// cpu
module cpu(
    input clk,
    input reset,
    output [7:0] imem_addr,
    input [18:0] imem_data,
    output [7:0] dmem_addr,
    output [18:0] dmem_wdata,
    output dmem_we,
    input [18:0] dmem_rdata,
    output rf_we,
    output [2:0] rf_waddr,
    output [18:0] rf_wdata
);
    wire [7:0] ret_mux_pc;
    wire [7:0] pc;
    wire pcwrite;
    wire IF_IDwrite;
    wire hazard;
    wire WB_regwrite;
    pc pc_cpu (
        .clk(clk),
        .reset(reset),
        .pcwrite(pcwrite),
        .next_pc(ret_mux_pc),
        .pc(pc)
    );
    wire [18:0] IF_instruction;
    assign imem_addr = pc;
    assign IF_instruction = imem_data;
    wire [7:0] IF_pc_plus_one;
    assign IF_pc_plus_one = pc + 8'd1;
    wire [7:0] ID_pc_plus_one;
    wire [18:0] ID_instruction;
    wire ID_valid;
    wire branch_signal;
    IF_ID IF_ID_cpu (
        .clk(clk),
        .reset(reset),
        .IF_instruction(IF_instruction),
        .IF_IDwrite(IF_IDwrite),
        .IF_pc_plus_one(IF_pc_plus_one),
        .ID_pc_plus_one(ID_pc_plus_one),
        .ID_instruction(ID_instruction),
        .ID_valid(ID_valid)
    );
    wire ID_branch, ID_regwrite, ID_memtoreg, ID_memread, ID_memwrite, ID_alusrc, ID_aluop;
    wire ID_regdist, ID_branchtype, ID_push, ID_pop, ID_ret, ID_jump;
    control control_cpu(
        .opcode(ID_instruction[18:14]),
        .hazard(hazard | ~ID_valid),
        .ID_branch(ID_branch),
        .ID_regwrite(ID_regwrite),
        .ID_memtoreg(ID_memtoreg),
        .ID_memread(ID_memread),
        .ID_memwrite(ID_memwrite),
        .ID_alusrc(ID_alusrc),
        .ID_aluop(ID_aluop),
        .ID_regdist(ID_regdist),
        .ID_branchtype(ID_branchtype),
        .ID_push(ID_push),
        .ID_pop(ID_pop),
        .ID_ret(ID_ret),
        .ID_jump(ID_jump)
    );
    wire [18:0] wd;
    wire [18:0] ID_rd1, ID_rd2;
    wire [2:0] ws;
    wire [2:0] sp;
    wire ID_is_ret = (ID_instruction[18:14] == 5'd6);
    wire ID_is_call = (ID_instruction[18:14] == 5'd5);
  ...
Size in the first run: roughly 4400 cells after synthesis, roughly 33000 sq um of cells after synthesis.
make LEC_CHECK=0 ABC_AREA=1 CAP_MARGIN=20 CORE_ASPECT_RATIO=1.37 CORE_MARGIN=2 CORE_UTILIZATION=72 CTS_CLUSTER_DIAMETER=399 CTS_CLUSTER_SIZE=96 HOLD_SLACK_MARGIN=0.29 PLACE_DENSITY=0.41 SETUP_SLACK_MARGIN=-1.29 SLEW_MARGIN=20 finish   # period 16.4 ns
run.sh (not shown) runs the stock make flow with config.mk's settings and CLKGATE_MAP_FILE=.
The starting point never finished: it broke off in 5_1_grt.
Next try:
Settings changed: CORE_ASPECT_RATIO 1.37 to unset, CORE_UTILIZATION 72 to 62, CTS_CLUSTER_DIAMETER 399 to unset, HOLD_SLACK_MARGIN 0.29 to unset, PLACE_DENSITY 0.41 to unset, SETUP_SLACK_MARGIN -1.29 to unset.
Clock period 16.4 ns to 17.9 ns, I/O delays scaled along.
=> The new run aborted during 5_1_grt (GRT-0232); synthesized cell count is unchanged; area after synthesis is unchanged; die area goes up by 16%.
Next try:
Settings changed: ABC_AREA 1 to unset, CORE_UTILIZATION 62 to 58, CTS_CLUSTER_SIZE 96 to unset.
Clock period 17.9 ns to 20.6 ns, I/O delays scaled along.
With this change the flow ran to the end with violations: setup timing.
Die area increases by 9.3%.
Synthesized cell count falls by 5.5%.
Synthesized area rises by 2.4%.
Next try:
Settings changed: ABC_AREA set to 1, CORE_UTILIZATION 58 to 56, CTS_CLUSTER_DIAMETER set to 241.
Clock period 20.6 ns to 28.0 ns, I/O delays scaled along.
Result: The changed run produced a layout that fails on setup timing. Synthesized cell count rises by about 6%. Sequential share of layout area rises by 0.49 points. Design area falls by 2.5%. Area after synthesis falls by about 2.4%. Wire length falls by about 12%. Hold slack hardly moves. Die area rises by about 1.1%. Core utilization falls by 2.4 points.
Next try:
Settings changed: CORE_UTILIZATION 56 to 72, CTS_CLUSTER_SIZE set to 38, SETUP_SLACK_MARGIN set to 5.0, TNS_END_PERCENT set to 5.
Clock period 28.0 ns to 20.6 ns, I/O delays scaled along.
After rerunning: The changed run failed in 5_1_grt with GRT-0232. Die area fell by about a fifth. Synthesized cell count stays the same. Synthesized area does not change.

Starting RTL as in the previous note.
Design cpu, start of the top module:
module cpu(
    input clk,
    input reset,
    output [7:0] imem_addr,
    input [18:0] imem_data,
    output [7:0] dmem_addr,
    output [18:0] dmem_wdata,
    output dmem_we,
    input [18:0] dmem_rdata,
    output rf_we,
    output [2:0] rf_waddr,
    output [18:0] rf_wdata
);
clock: 33.6 ns
lec_check: 0
abc_area: 1
cap_margin: 20
core_margin: 2
core_utilization: 71
cts_cluster_diameter: 276
cts_cluster_size: 34
gpl_routability_driven: 1
max_routing_layer: met5
place_density: 0.65
setup_slack_margin: -2.0
slew_margin: 30
tns_end_percent: 95
The baseline stopped in global routing, error GRT-0232.
==> next run, changes <==
- ABC_AREA: 1 -> unset
- CORE_UTILIZATION: 71 -> 40
- CTS_CLUSTER_DIAMETER: 276 -> unset
- CTS_CLUSTER_SIZE: 34 -> unset
- GPL_ROUTABILITY_DRIVEN: 1 -> unset
- MAX_ROUTING_LAYER: met5 -> unset
- PLACE_DENSITY: 0.65 -> unset
- SETUP_SLACK_MARGIN: -2.0 -> 5.0
- SLEW_MARGIN: 30 -> 20
- TNS_END_PERCENT: 95 -> unset
- clock period: 33.6 -> 37.0 ns (I/O delays scaled with it)
What happened: The new run ran to the end with no violations; die area grows by 80%; synthesized cell count is lower by 5.5%; area after synthesis grows by 2.4%.
==> next run, changes <==
- ABC_AREA: unset -> 1
- CORE_UTILIZATION: 40 -> 62
- SETUP_SLACK_MARGIN: 5.0 -> unset
- clock period: 37.0 -> 40.0 ns (I/O delays scaled with it)
The new run completed without violations.
Clock skew goes down by 4.4 ps.
Flip-flop count does not change.
Worst setup slack improved by 1400 ps.
Wire length is lower by roughly a tenth.
Final area came out lower by a little under a tenth.
Count of clock-buffer cells in the layout is higher by 14.
Fmax falls by a few percent.
Final cell count is lower by a few percent.
Via count is lower by a few percent.
Core utilization rises by 22 points.
==> next run, changes <==
- ABC_AREA: 1 -> unset
- CORE_UTILIZATION: 62 -> 56
- CTS_CLUSTER_SIZE: unset -> 10
- GPL_TIMING_DRIVEN: unset -> 0
- PLACE_DENSITY: unset -> 0.71
- clock period: 40.0 -> 38.0 ns (I/O delays scaled with it)
The new run finished but fails on setup timing.
Die size climbs by 13%.
Sequential share of layout area drops by 1.6 points.
Final cell count hardly moves.
Final area climbs by 7.9%.
Synthesized cell count drops by 5.5%.

Setup of raven:
cpu again, from the RTL that the note above started with.
clock: 22.4 ns
lec_check: 0
abc_area: 0
cap_margin: 35
cell_pad_in_sites_detail_placement: 0
cell_pad_in_sites_global_placement: 1
core_margin: 2
core_utilization: 57
cts_cluster_diameter: 170
min_routing_layer: met2
slew_margin: 25
raven got as far as global routing, where a tool error ended the run.
[inputs] harbor vs raven
- changing CAP_MARGIN from 35 to 20
- removing ABC_AREA (formerly 0)
- removing CELL_PAD_IN_SITES_DETAIL_PLACEMENT (formerly 0)
- changing CORE_UTILIZATION from 57 to 40
- removing MIN_ROUTING_LAYER (formerly met2)
- removing CELL_PAD_IN_SITES_GLOBAL_PLACEMENT (formerly 1)
- removing CTS_CLUSTER_DIAMETER (formerly 170)
- changing SLEW_MARGIN from 25 to 20
- changing the clock period (ns, I/O delays scaled along) from 22.4 to 37.0
==> comparison <==
Compared to raven, harbor was floorplanned on a bigger die.
Across both runs, instance count after placement with tap cells included was lower for harbor than for raven.
Compared harbor against raven; number of cells in Yosys stat within noise.
Changes observed in harbor relative to raven: post-synth area from yosys stat about even, quantity of gates resized following cts moved down.
[compare] base=raven new=harbor: count of hold buffers inserted by post-cts repair ~0 delta, overall die height +about 20%, buffers inserted during post-CTS setup optimization -192.
Against raven, placer's final routability congestion estimate in harbor fell by more than 10%.
Of raven and harbor, only harbor finishes the flow clean.
Instance area after placement (harbor vs. raven) decreases by a little under 10%
Simple-gate share of the synthesized area came out exactly the same in raven and harbor.

Starting RTL as in the previous note.
==> flow/config.mk <==
export PLATFORM = sky130hd
export DESIGN_NAME = cpu
export DESIGN_NICKNAME = cpu
export VERILOG_FILES = /design/flow/design.v
export SDC_FILE = /design/flow/constraint.sdc
export NUM_CORES = 4
export LEC_CHECK = 0
export CAP_MARGIN = 15
export CELL_PAD_IN_SITES_DETAIL_PLACEMENT = 2
export CELL_PAD_IN_SITES_GLOBAL_PLACEMENT = 3
export CORE_ASPECT_RATIO = 1.11
export CORE_MARGIN = 10
export CORE_UTILIZATION = 28
export CTS_CLUSTER_DIAMETER = 58
export CTS_CLUSTER_SIZE = 56
export GPL_ROUTABILITY_DRIVEN = 1
export HOLD_SLACK_MARGIN = -0.02
export MAX_ROUTING_LAYER = met5
export MIN_ROUTING_LAYER = met2
export PLACE_DENSITY_LB_ADDON = 0.17
export SLEW_MARGIN = 30
export TNS_END_PERCENT = 65
==> flow/constraint.sdc <==
create_clock -name core_clock -period 63.1 [get_ports {clk}]
set_input_delay 12.6200 -clock core_clock [delete_from_list [all_inputs] [get_ports {clk}]]
set_output_delay 12.6200 -clock core_clock [all_outputs]
set_load 0.01 [all_outputs]
The first run ran to the end with no violations.
Rerun with:
Settings changed: CAP_MARGIN 15 to 25, CELL_PAD_IN_SITES_GLOBAL_PLACEMENT 3 to unset, CORE_ASPECT_RATIO 1.11 to 0.62, CORE_MARGIN 10 to 2, CORE_UTILIZATION 28 to 58, HOLD_SLACK_MARGIN -0.02 to unset, MIN_ROUTING_LAYER met2 to unset, TNS_END_PERCENT 65 to 35.
Outcome:
- The new run died in detailed placement with DPL-0033
- die area is lower by well over a third
- synthesized cell count does not change
- synthesized area stays the same
Rerun with:
Settings changed: CAP_MARGIN 25 to 30, CELL_PAD_IN_SITES_DETAIL_PLACEMENT 2 to unset, SETUP_SLACK_MARGIN set to 5.0.
Effect:
- With this change the flow produced a clean layout
- area after synthesis stays the same
- die size does not change
- synthesized cell count is unchanged
Rerun with:
Settings changed: ABC_AREA set to 1, CAP_MARGIN 30 to 20, CORE_ASPECT_RATIO 0.62 to unset, CORE_UTILIZATION 58 to 71, CTS_CLUSTER_DIAMETER 58 to 276, CTS_CLUSTER_SIZE 56 to 34, HOLD_SLACK_MARGIN set to 0.29, PLACE_DENSITY set to 0.65, PLACE_DENSITY_LB_ADDON 0.17 to unset, SETUP_SLACK_MARGIN 5.0 to -2.0.
Clock period 63.1 ns to 33.0 ns, I/O delays scaled along.
With this change the flow never finished: it broke off in global routing.
Die size went down by 20%.
Synthesized cell count went up by 5.8%.
Area after synthesis went down by 2.4%.

Starting RTL as in the previous note.
clock: 24.4 ns
lec_check: 0
abc_area: 0
cap_margin: 10
cell_pad_in_sites_detail_placement: 1
cell_pad_in_sites_global_placement: 0
core_aspect_ratio: 1.36
core_margin: 9
core_utilization: 40
gpl_timing_driven: 0
max_routing_layer: met4
slew_margin: 35
tns_end_percent: 30
The starting point finished but failed the layout checks on setup timing.
Change:
Settings changed: ABC_AREA 0 to not set, CAP_MARGIN 10 to 15, CELL_PAD_IN_SITES_DETAIL_PLACEMENT 1 to not set, CELL_PAD_IN_SITES_GLOBAL_PLACEMENT 0 to not set, CORE_ASPECT_RATIO 1.36 to not set, CORE_MARGIN 9 to 2, CORE_UTILIZATION 40 to 66, GPL_TIMING_DRIVEN 0 to not set, MAX_ROUTING_LAYER met4 to not set, SETUP_SLACK_MARGIN set to -2.0, SLEW_MARGIN 35 to 20, TNS_END_PERCENT 30 to not set.
Clock period 24.4 ns to 34.5 ns, I/O delays scaled along.
Effect: The new run finished with setup timing left. Synthesized cell count does not change. Design area went down by 2.9%. Count of clock-buffer cells in the layout went down by 1. Non-clock buffer count went up by 110. Cell count went down by 5.1%.
Change:
Settings changed: CAP_MARGIN 15 to 20, CORE_UTILIZATION 66 to 72, CTS_CLUSTER_SIZE set to 63, PLACE_DENSITY set to 0.67, SETUP_SLACK_MARGIN -2.0 to 4.21.
Clock period 34.5 ns to 16.8 ns, I/O delays scaled along.
Now the flow never finished: it broke off in global routing (5_1_grt).
Synthesized cell count is unchanged.
Die area goes down by about 8%.
Synthesized area is unchanged.
Change:
Settings changed: CORE_UTILIZATION 72 to 66, PLACE_DENSITY 0.67 to not set, SETUP_SLACK_MARGIN 4.21 to not set.
The changed run aborted during global routing (5_1_grt) (GRT-0232). Synthesized cell count stays the same. Die size increases by about 9%. Synthesized area does not change.
Change:
Settings changed: ABC_AREA set to 1, CORE_UTILIZATION 66 to 72, CTS_CLUSTER_SIZE 63 to not set, PLACE_DENSITY set to 0.66, SETUP_SLACK_MARGIN set to -2.0.
Clock period 16.8 ns to 29.6 ns, I/O delays scaled along.
Outcome: The new run did not get past global routing (5_1_grt) (GRT-0116); synthesized area goes down by 2.4%; die size goes down by 10%; synthesized cell count goes up by 5.8%.

Starting RTL as in the previous note.
Settings: LEC_CHECK=0, CAP_MARGIN=15, CORE_MARGIN=2, CORE_UTILIZATION=72, CTS_CLUSTER_DIAMETER=96, CTS_CLUSTER_SIZE=35, PLACE_DENSITY=0.67, SETUP_SLACK_MARGIN=1.48, SLEW_MARGIN=10, TNS_END_PERCENT=5; clock period 11.1 ns.
The starting point never finished: it broke off in global routing (5_1_grt).
Rerun with:
ABC_AREA = 1   (was unset)
CAP_MARGIN = 20   (was 15)
CTS_CLUSTER_DIAMETER = 399   (was 96)
CTS_CLUSTER_SIZE = 96   (was 35)
PLACE_DENSITY = 0.41   (was 0.67)
SETUP_SLACK_MARGIN = unset   (was 1.48)
SLEW_MARGIN = 20   (was 10)
TNS_END_PERCENT = unset   (was 5)
clock period = 17.9 ns   (was 11.1 ns; I/O delays follow)
=> The new run stopped in global routing (5_1_grt) (GRT-0116); die size decreases by a few percent; synthesized area decreases by a few percent; synthesized cell count increases by a few percent.
Rerun with:
ABC_AREA = unset   (was 1)
CTS_CLUSTER_DIAMETER = unset   (was 399)
CTS_CLUSTER_SIZE = unset   (was 96)
PLACE_DENSITY = 0.66   (was 0.41)
SETUP_SLACK_MARGIN = 5.0   (was unset)
clock period = 20.6 ns   (was 17.9 ns; I/O delays follow)
The changed run died in global routing (5_1_grt) on GRT-0116.
Die area is higher by 2.4%.
Area after synthesis rose by 2.4%.
Synthesized cell count shrinks by 5.5%.
Rerun with:
ABC_AREA = 1   (was unset)
CTS_CLUSTER_DIAMETER = 241   (was unset)
CTS_CLUSTER_SIZE = 38   (was unset)
HOLD_SLACK_MARGIN = 0.27   (was unset)
PLACE_DENSITY = unset   (was 0.66)
SETUP_SLACK_MARGIN = -2.0   (was 5.0)
TNS_END_PERCENT = 5   (was unset)
The changed run never finished: it broke off in global routing (5_1_grt).
Synthesized cell count rises by about 6%.
Synthesized area falls by 2.4%.
Die size falls by about 2.3%.

the previous run:
Starting RTL as in the previous note.
Settings: LEC_CHECK=0, ABC_AREA=1, CAP_MARGIN=20, CORE_MARGIN=2, CORE_UTILIZATION=71, CTS_CLUSTER_DIAMETER=276, CTS_CLUSTER_SIZE=34, GPL_ROUTABILITY_DRIVEN=1, MAX_ROUTING_LAYER=met5, PLACE_DENSITY=0.65, SETUP_SLACK_MARGIN=-2.0, SLEW_MARGIN=30, TNS_END_PERCENT=5; clock period 33.0 ns.
Status(the previous run) = ERROR, stage = global routing (5_1_grt)
--- input diff the previous run..the current run ---
- MAX_ROUTING_LAYER no longer set, was met5
- TNS_END_PERCENT no longer set, was 5
- PLACE_DENSITY no longer set, was 0.65
- CTS_CLUSTER_DIAMETER now 342, was 276
- SLEW_MARGIN now 20, was 30
- GPL_ROUTABILITY_DRIVEN no longer set, was 1
- CTS_CLUSTER_SIZE no longer set, was 34
- CORE_UTILIZATION now 65, was 71
- the clock period (ns, I/O delays scaled along) now 30.9, was 33.0
## What came out
- Between the previous run and the current run, the vertical die dimension is higher for the current run.
- Ran to the end and failed final checks on capacitance limit, slew limit, setup timing: the current run.
- Looking at number of buffers created by CTS, the current run sits 23 above the previous run.
- Between the previous run and the current run, placed wire-length estimate after detailed placement decreased.
- Post-synthesis share of cell area spent on and, or, nand and nor gates: the previous run vs the current run identical
- The current run does worse than the previous run on die size.
- Count of instances resized after the clock tree is built ends up higher on the current run.
- Total placed instance area for the current run: 240 µm² up relative to the previous run
